## ARM
module ARM (
    input clk,
    input rst,
    output [31:0] imem_addr,
    input [31:0] imem_data,
    output [17:0] SRAM_ADDR,
    output [15:0] SRAM_DQ_O,
    input [15:0] SRAM_DQ_I,
    output SRAM_WE_N
);
Size: roughly 8900 cells after synthesis, roughly 120 I/O pins, about 65000 um2 of cells after synthesis.
make LEC_CHECK=0 ABC_AREA=1 CAP_MARGIN=15 CELL_PAD_IN_SITES_DETAIL_PLACEMENT=2 CORE_ASPECT_RATIO=1.38 CORE_MARGIN=2 CORE_UTILIZATION=40 CTS_CLUSTER_DIAMETER=396 CTS_CLUSTER_SIZE=65 GPL_ROUTABILITY_DRIVEN=0 GPL_TIMING_DRIVEN=1 HOLD_SLACK_MARGIN=0.17 PLACE_DENSITY=0.6 SETUP_SLACK_MARGIN=0.4 SLEW_MARGIN=20 finish   # period 21.0 ns
run.sh (not shown) runs the stock make flow with config.mk's settings and CLKGATE_MAP_FILE=.
The baseline did not get past global routing (5_1_grt), error GRT-0116.
Change:
Settings changed: ABC_AREA 1 to not set, CAP_MARGIN 15 to 20, CELL_PAD_IN_SITES_DETAIL_PLACEMENT 2 to not set, CORE_ASPECT_RATIO 1.38 to not set, CORE_UTILIZATION 40 to 45, CTS_CLUSTER_DIAMETER 396 to not set, CTS_CLUSTER_SIZE 65 to not set, GPL_ROUTABILITY_DRIVEN 0 to not set, GPL_TIMING_DRIVEN 1 to not set, HOLD_SLACK_MARGIN 0.17 to not set, PLACE_DENSITY 0.6 to not set, SETUP_SLACK_MARGIN 0.4 to not set, TNS_END_PERCENT set to 5.
Clock period 21.0 ns to 11.4 ns, I/O delays scaled along.
This time the run finished but fails on negative setup slack.
Die area shrinks by 9.8%.
Area after synthesis grows by 1.4%.
Synthesized cell count shrinks by 22%.

---

ember:
ARM again, from the RTL that the note above started with.
clock: 14.3 ns
lec_check: 0
cap_margin: 20
core_margin: 2
core_utilization: 58
cts_cluster_size: 20
slew_margin: 20
tns_end_percent: 5
As the logs show, ember stopped at global routing after a tool error, so it never reached the end of the flow.
#### Input delta (zinc over ember)
Settings: changing CORE_UTILIZATION from 58 to 66; removing TNS_END_PERCENT (formerly 5); removing CTS_CLUSTER_SIZE (formerly 20); setting SETUP_SLACK_MARGIN to 3.9 for the first time; changing the clock period (ns, I/O delays scaled along) from 14.3 to 14.1.
### Flow results
Status(zinc) = ERROR, stage = clock tree synthesis
zinc ended with less instance area after placement than ember.
On vertical extent of the die, the lower figure sits with zinc, not ember.
Die area | zinc < ember
Input changes introduced in violet (baseline for comparison: zinc):
Settings: an added PLACE_DENSITY of 0.6; a change of SETUP_SLACK_MARGIN from 3.9 to -1.22; a change of CORE_UTILIZATION from 66 to 70; a change of the clock period (ns, I/O delays scaled along) from 14.1 to 11.9.
[summary]
What ended violet was a tool error in global routing; the run never finished. violet vs. zinc: proportion of synthesized area in mux cells stayed essentially flat, number of distinct standard cells referenced by the synthesized netlist stayed essentially flat, count of standard-cell rows fell by 2.6%, horizontal die size fell by 2.9%. violet against zinc: area of the die shrank by about 5.6%, core utilization at floorplan climbed 3.8 points, placed instance area decreased about 0.5%.
The inputs of amber differ from those of violet as listed below.
Settings: a change of CORE_UTILIZATION from 70 to 40; a change of SETUP_SLACK_MARGIN from -1.22 to 0.4; a change of the clock period (ns, I/O delays scaled along) from 11.9 to 21.0.
==> results <==
Both conditions hold for amber: the flow ran to the end and the final layout passed the timing, DRC and antenna checks.
Delta (amber minus violet): die area went up about 70%, horizontal die dimension went up about 30%.
Delta (amber minus violet): worst setup slack after placement shows an increase of 2.86 ns; number of placed instances with taps included now sits lower.

---

Starting RTL as in the previous note.
// ARM
module ARM (
    input clk,
    input rst,
    output [31:0] imem_addr,
    input [31:0] imem_data,
    output [17:0] SRAM_ADDR,
    output [15:0] SRAM_DQ_O,
    input [15:0] SRAM_DQ_I,
    output SRAM_WE_N
);
Settings: LEC_CHECK=0, CAP_MARGIN=30, CELL_PAD_IN_SITES_DETAIL_PLACEMENT=2, CORE_MARGIN=2, CORE_UTILIZATION=40, SLEW_MARGIN=0; clock period 21.0 ns.
The baseline did not get past global routing.
Edit:
CAP_MARGIN = 20   (was 30)
CELL_PAD_IN_SITES_DETAIL_PLACEMENT = unset   (was 2)
PLACE_DENSITY = 0.6   (was unset)
SETUP_SLACK_MARGIN = 0.4   (was unset)
SLEW_MARGIN = 20   (was 0)
clock period = 20.5 ns   (was 21.0 ns; I/O delays follow)
Now the flow completed without violations.
Die area stays the same.
Synthesized cell count stays the same.
Area after synthesis is unchanged.
Edit:
CORE_UTILIZATION = 48   (was 40)
PLACE_DENSITY = unset   (was 0.6)
SETUP_SLACK_MARGIN = -0.25   (was 0.4)
clock period = 13.8 ns   (was 20.5 ns; I/O delays follow)
- This time the run produced a layout that fails on setup timing
- setup slack degrades by 2800 ps
- sequential share of layout area is lower by 3.4 points
- via count grows by 17%
- clock-buffer cell count is lower by 18
- die size is lower by 17%
- hold slack hardly moves
- clock skew rose by 68 ps
- sequential cell count is unchanged
- non-clock buffer count rose by 1127
- synthesized cell count does not change
